== job 4733 ==
==> flow/design.v <==
module comparator_9(
	output	[7:0]		out, 
	input					clk, 
	input					ldFilter, 
	input		[1:0]		selFilter, 
	input		[7:0]		in1, 
	input		[7:0]		in2, 
	input		[7:0]		in3, 
	input		[7:0]		in4, 
	input		[7:0]		in5, 
	input		[7:0]		in6, 
	input		[7:0]		in7, 
	input		[7:0]		in8, 
	input		[7:0]		in9
); 
wire	[7:0] max11, max12, max13, max21, max22, max23, max3; 
wire 	[7:0] med11, med12, med13, med21, med22, med23, med3; 
wire	[7:0]	min11, min12, min13, min21, min22, min23, min3; 
wire			en1, en2, en3; 
assign en1 = (ldFilter == 1) && (selFilter == 1); 
assign en2 = (ldFilter == 1) && (selFilter == 2); 
assign en3 = (ldFilter == 1) && (selFilter == 3); 
comparator comp11(.max (max11), .med (med11), .min (min11), .clk (clk), .en (en1), .in_1 (in1), .in_2 (in2), .in_3 (in3)); 
comparator comp12(.max (max12), .med (med12), .min (min12), .clk (clk), .en (en1), .in_1 (in4), .in_2 (in5), .in_3 (in6));
comparator comp13(.max (max13), .med (med13), .min (min13), .clk (clk), .en (en1), .in_1 (in7), .in_2 (in8), .in_3 (in9));
comparator comp21(.max (max21), .med (med21), .min (min21), .clk (clk), .en (en2), .in_1 (max11), .in_2 (max12), .in_3 (max13));
comparator comp22(.max (max22), .med (med22), .min (min22), .clk (clk), .en (en2), .in_1 (med11), .in_2 (med12), .in_3 (med13));
comparator comp23(.max (max23), .med (med23), .min (min23), .clk (clk), .en (en2), .in_1 (min11), .in_2 (min12), .in_3 (min13));
comparator comp3(.max (max3), .med (med3), .min (min3), .clk (clk), .en (en3), .in_1 (min21), .in_2 (med22), .in_3 (max23));
assign out = med3; 
endmodule
module comparator(
	output reg	[7:0]	max, 
	output reg	[7:0]	med, 
	output reg	[7:0]	min,
	input					clk, 
	input					en, 
	input			[7:0]	in_1, 
	input			[7:0]	in_2, 
	input			[7:0]	in_3
);
always@(posedge clk)
begin
	if(en)
	begin
	  if((in_1 >= in_2) && (in_1 >= in_3) && (in_2 >= in_3)) begin max <= in_1; med <= in_2; min <= in_3; end 
	  else if((in_1 >= in_2) && (in_1 >= in_3) && (in_3 >= in_2)) begin max <= in_1; med <= in_3; min <= in_2; end
	  else if((in_2 >= in_1) && (in_2 >= in_3) && (in_1 >= in_3)) begin max <= in_2; med <= in_1; min <= in_3; end
	  else if((in_2 >= in_1) && (in_2 >= in_3) && (in_3 >= in_1)) begin max <= in_2; med <= in_3; min <= in_1; end
	  else if((in_3 >= in_1) && (in_3 >= in_2) && (in_1 >= in_2)) begin max <= in_3; med <= in_1; min <= in_2; end
	  else if((in_3 >= in_1) && (in_3 >= in_2) && (in_2 >= in_1)) begin max <= in_3; med <= in_2; min <= in_1; end
	end
end
endmodule
module CU(
	output reg				ldAddr, 
	output reg	[2:0]		selAddr, 
	output reg				ldImage, 
	output reg	[2:0]		selImage, 
	output reg				ldFilter, 
	output reg 	[1:0]		selFilter, 
	output reg				done,
	input						clk, 
	input						rst
); 
reg	[3:0]	state; 
parameter S0 = 4'b0000, S1 = 4'b0001, S2 = 4'b0010, S3 = 4'b0011, S4 = 4'b0100, 
  S5 = 4'b0101, S6 = 4'b0110, S7 = 4'b0111, S8 = 4'b1000; 
parameter LENGTH = 640, WIDTH = 480; 
always@(posedge clk or negedge rst)
begin 
	if(!rst)	begin 
	  state <= 0;
	  ldAddr <= 0;			selAddr <= 0; 
	  ldImage <= 0;		selImage <= 0; 
	  ldFilter <= 0;		selFilter <= 0;  
	  done <= 0;  
	end
	else
	begin
		  ldAddr <= 0;			selAddr <= 0; 
		  ldImage <= 0;		selImage <= 0; 
		  ldFilter <= 0;		selFilter <= 0;  
		  done <= 0; 
		  case(state)
		  S0: 	begin state <= S1; 	ldAddr <= 1; 	selAddr <= 1; 		end 
		  S1: 	begin state <= S2; 	ldAddr <= 1; 	selAddr <= 2;  ldImage <= 1; 	selImage <= 1; end
		  S2: 	begin state <= S3; 	ldAddr <= 1; 	selAddr <= 3;  ldImage <= 1; 	selImage <= 2; end
		  S3: 	begin state <= S4; 	ldAddr <= 1; 	selAddr <= 4;  ldImage <= 1; 	selImage <= 3; end
		  S4: 	begin state <= S5; 	ldAddr <= 1; 	selAddr <= 5;  ldImage <= 1; 	selImage <= 4; end
		  S5: 	begin state <= S6;   ldImage <= 1; 	selImage <= 5; end		  
		  S6: 	begin state <= S7; 	ldFilter <= 1; 	selFilter <= 1; 	end 
		  S7: 	begin state <= S8; 	ldFilter <= 1; 	selFilter <= 2; 	end
		  S8: 	begin state <= S0; 	ldFilter <= 1; 	selFilter <= 3;   done <= 1; 	end
        default: begin state <= S0; end
        endcase
	end
end
endmodule 
module DU(
	output 		[7:0]		out, 
	output reg	[18:0]	out_address, 
	output reg				out_valid, 
	output		[18:0]	address_a, 
	output		[18:0]	address_b, 
	input			[7:0]		q_a, 
	input			[7:0]		q_b, 
	input 					clk, 
	input						rst, 
	input						ldAddr, 
	input			[2:0]		selAddr, 
	input 					ldImage,  
	input 		[2:0] 	selImage, 
	input 					ldFilter, 
	input 		[1:0]		selFilter, 
	input                done 
); 
reg 	[18:0]	addr_a; 
reg	[18:0]	addr_b; 
reg 	[7:0] 	in1;  
reg 	[7:0] 	in2; 
reg 	[7:0] 	in3;
reg 	[7:0] 	in4;  
reg 	[7:0] 	in5;  
reg 	[7:0] 	in6;  
reg 	[7:0] 	in7;  
reg 	[7:0] 	in8;  
reg 	[7:0] 	in9;
reg [10:0] column;
reg [9:0] row;
reg [1:0] extra_bits;
reg				ldImage_d; 
reg	[2:0]		selImage_d; 
reg				ldFilter_d; 
reg	[1:0]		selFilter_d; 
parameter LENGTH = 480, WIDTH = 640; 
always@(posedge clk or negedge rst)
begin 
  if(!rst) begin 
    ldImage_d <= 0; selImage_d <= 0; 
    ldFilter_d <= 0; selFilter_d <= 0; 
    out_valid <= 0; 
  end 
  else begin 
    ldImage_d <= ldImage; selImage_d <= selImage; 
    ldFilter_d <= ldFilter; selFilter_d <= selFilter; 
    out_valid <= ldFilter_d && (selFilter_d == 3); 
  end 
end
always@(posedge clk or negedge rst)
begin 
  if(!rst) begin 
    column <= 0; row <= 0; 
  end 
  else if(done) begin 
    if(column == LENGTH - 1) 
	   begin column <= 0; row <= (row == WIDTH - 1) ? 10'd0 : row + 1; end 
	 else column <= column + 1; 
  end
end
always@(posedge clk)
begin 
  if(done) out_address <= LENGTH * row + column; 
end
always@(posedge clk or negedge rst) begin
  if(!rst) begin
    addr_a <= 0; addr_b <= 0;
  end
  else if(ldAddr) begin
  if(row > 0 && row < (WIDTH - 1) && column > 0 && column < (LENGTH - 1) ) begin
    case(selAddr)
    1: begin 	{extra_bits, addr_a} <= LENGTH * (row - 1) + column - 1 ; 	
	  			   {extra_bits, addr_b} <= LENGTH * (row - 1) + column; 	
		 end 
    2: begin 	{extra_bits, addr_a} <= LENGTH * (row - 1) + column + 1; 	
				   {extra_bits, addr_b} <= LENGTH * row + column - 1; 			
		 end
    3: begin 	{extra_bits, addr_a} <= LENGTH * row + column; 	
				   {extra_bits, addr_b} <= LENGTH * row + column + 1; 	
		 end
    4: begin 	{extra_bits, addr_a} <= LENGTH * (row + 1) + column - 1; 	
				   {extra_bits, addr_b} <= LENGTH * (row + 1) + column; 	
		 end
    5: begin 	{extra_bits, addr_a} <= LENGTH * (row + 1) + column + 1;
		 end
  endcase
  end
  else if ((row == 0) || (column == 0) || (column == (LENGTH-1)) || (row == (WIDTH-1) )) begin
    if(selAddr != 0)
    begin  {extra_bits, addr_a} <= LENGTH * row + column; 
			  {extra_bits, addr_b} <= LENGTH * row + column;
			  end
  end 
  end  
  end  
assign address_a = addr_a; 
assign address_b = addr_b; 
always@(posedge clk)
begin 
  if(ldImage_d) 
  begin 
    case(selImage_d)
	 1: begin in1 <= q_a; in2 <= q_b; end 
	 2: begin in3 <= q_a; in4 <= q_b; end
	 3: begin in5 <= q_a; in6 <= q_b; end
	 4: begin in7 <= q_a; in8 <= q_b; end
	 5: begin in9 <= q_a; end
    endcase 
  end 
end
comparator_9 comp(	
	.out				(out), 
	.clk				(clk), 
	.ldFilter		(ldFilter_d), 
	.selFilter		(selFilter_d), 
	.in1				(in1), 
	.in2				(in2), 
	.in3				(in3), 
	.in4				(in4), 
	.in5				(in5), 
	.in6				(in6), 
	.in7				(in7), 
	.in8				(in8), 
	.in9				(in9)
);
endmodule 
module medianFilter(
	output	[7:0]		out, 
	output 	[18:0]	out_address, 
	output				out_valid, 
	output	[18:0]	address_a, 
	output	[18:0]	address_b, 
	input		[7:0]		q_a, 
	input		[7:0]		q_b, 
	input					clk, 
	input 				rst
); 
wire 			ldAddr; 
wire			ldImage; 
wire 			ldFilter; 
wire 			done; 
wire	[2:0]	selAddr; 
wire 	[1:0]	selFilter; 
wire 	[2:0]	selImage; 
DU du(
	.out					(out), 
	.out_address		(out_address), 
	.out_valid			(out_valid), 
	.address_a			(address_a), 
	.address_b			(address_b), 
	.q_a					(q_a), 
	.q_b					(q_b), 
	.clk					(clk), 
	.rst					(rst), 
	.ldAddr				(ldAddr), 
	.selAddr				(selAddr), 
	.ldImage				(ldImage), 
	.selImage			(selImage), 
	.ldFilter			(ldFilter), 
	.selFilter			(selFilter), 
	.done             (done)
); 
CU	cu(
	.ldAddr				(ldAddr), 
	.selAddr				(selAddr), 
	.ldImage				(ldImage), 
	.selImage			(selImage), 
	.ldFilter			(ldFilter), 
	.selFilter			(selFilter), 
	.done					(done), 
	.clk					(clk), 
	.rst					(rst)
); 
endmodule 
make LEC_CHECK=0 CAP_MARGIN=20 CORE_MARGIN=2 CORE_UTILIZATION=72 CTS_CLUSTER_DIAMETER=30 CTS_CLUSTER_SIZE=37 PLACE_DENSITY=0.65 SETUP_SLACK_MARGIN=0.82 SLEW_MARGIN=20 TNS_END_PERCENT=5 finish   # period 2.84 ns
run.sh (not shown) runs the stock make flow with config.mk's settings and CLKGATE_MAP_FILE=.
FAIL job 4733 @ 4_1_cts: tool exited with error
## Diff of input files: job 3215 against job 4733
Settings: CTS_CLUSTER_DIAMETER now 346, was 30; CTS_CLUSTER_SIZE now 39, was 37; SETUP_SLACK_MARGIN now -0.45, was 0.82; TNS_END_PERCENT no longer set, was 5; HOLD_SLACK_MARGIN now -0.09, previously not set; CORE_ASPECT_RATIO now 0.88, previously not set; the clock period (ns, I/O delays scaled along) now 4.42, was 2.84.
Findings:
- Job 3215 never completed, since it errored out during 5_1_grt.
- The number of synthesized flops with an enable pin was comparable across job 4733 and job 3215.
- Die extent in x was higher in job 3215 than in job 4733.
- There was hardly any difference in full die area between job 4733 and job 3215.
- Between job 4733 and job 3215, the cell row count is higher for job 4733.
Setup changes, job 3215 to job 9505
Settings: removing SETUP_SLACK_MARGIN (formerly -0.45); changing CTS_CLUSTER_SIZE from 39 to 54; removing CORE_ASPECT_RATIO (formerly 0.88); removing CTS_CLUSTER_DIAMETER (formerly 346); removing HOLD_SLACK_MARGIN (formerly -0.09); changing the clock period (ns, I/O delays scaled along) from 4.42 to 2.84.
[summary]
- Seen in the log of job 9505: DPL-0038 during 4_1_cts, after which the run never completed.
- Compared job 3215 against job 9505; fraction of synthesis flops using an asynchronous set or reset pin within noise.
- Status: yosys-reported design area after synthesis parity (job 3215, job 9505)
- Delta(die extent in y, job 9505 - job 3215) > 0
- | worst slack after detailed placement | higher: job 3215 |
- There was hardly any difference in synthesized cell count between job 9505 and job 3215.
- Cell count after placement went up by a little under 10% going from job 3215 to job 9505.
- Job 3215 → job 9505: instance area after placement up about 10%; die size saw little to no change.
## Diff of input files: job 7119 against job 9505
Settings: SETUP_SLACK_MARGIN newly set to -0.27; PLACE_DENSITY removed (was 0.65); ABC_AREA newly set to 1; CORE_UTILIZATION changed from 72 to 69; CTS_CLUSTER_SIZE removed (was 54); the clock period (ns, I/O delays scaled along) changed from 2.84 to 5.26.
The flow completed for job 7119, but it is not clean: the layout still shows negative setup slack. Job 7119 vs job 9505 on count of mapped cells out of synthesis: job 7119 is the higher one. On die outline area, job 9505 beats job 7119. Compared with job 9505, in job 7119 simple-gate share of the synthesized area went up 7.4 points, yosys stat chip area moved up, cell area after synthesis up 0.0012 mm2. The width of the die of job 7119 exceeds that of job 9505 by 8.5 um.
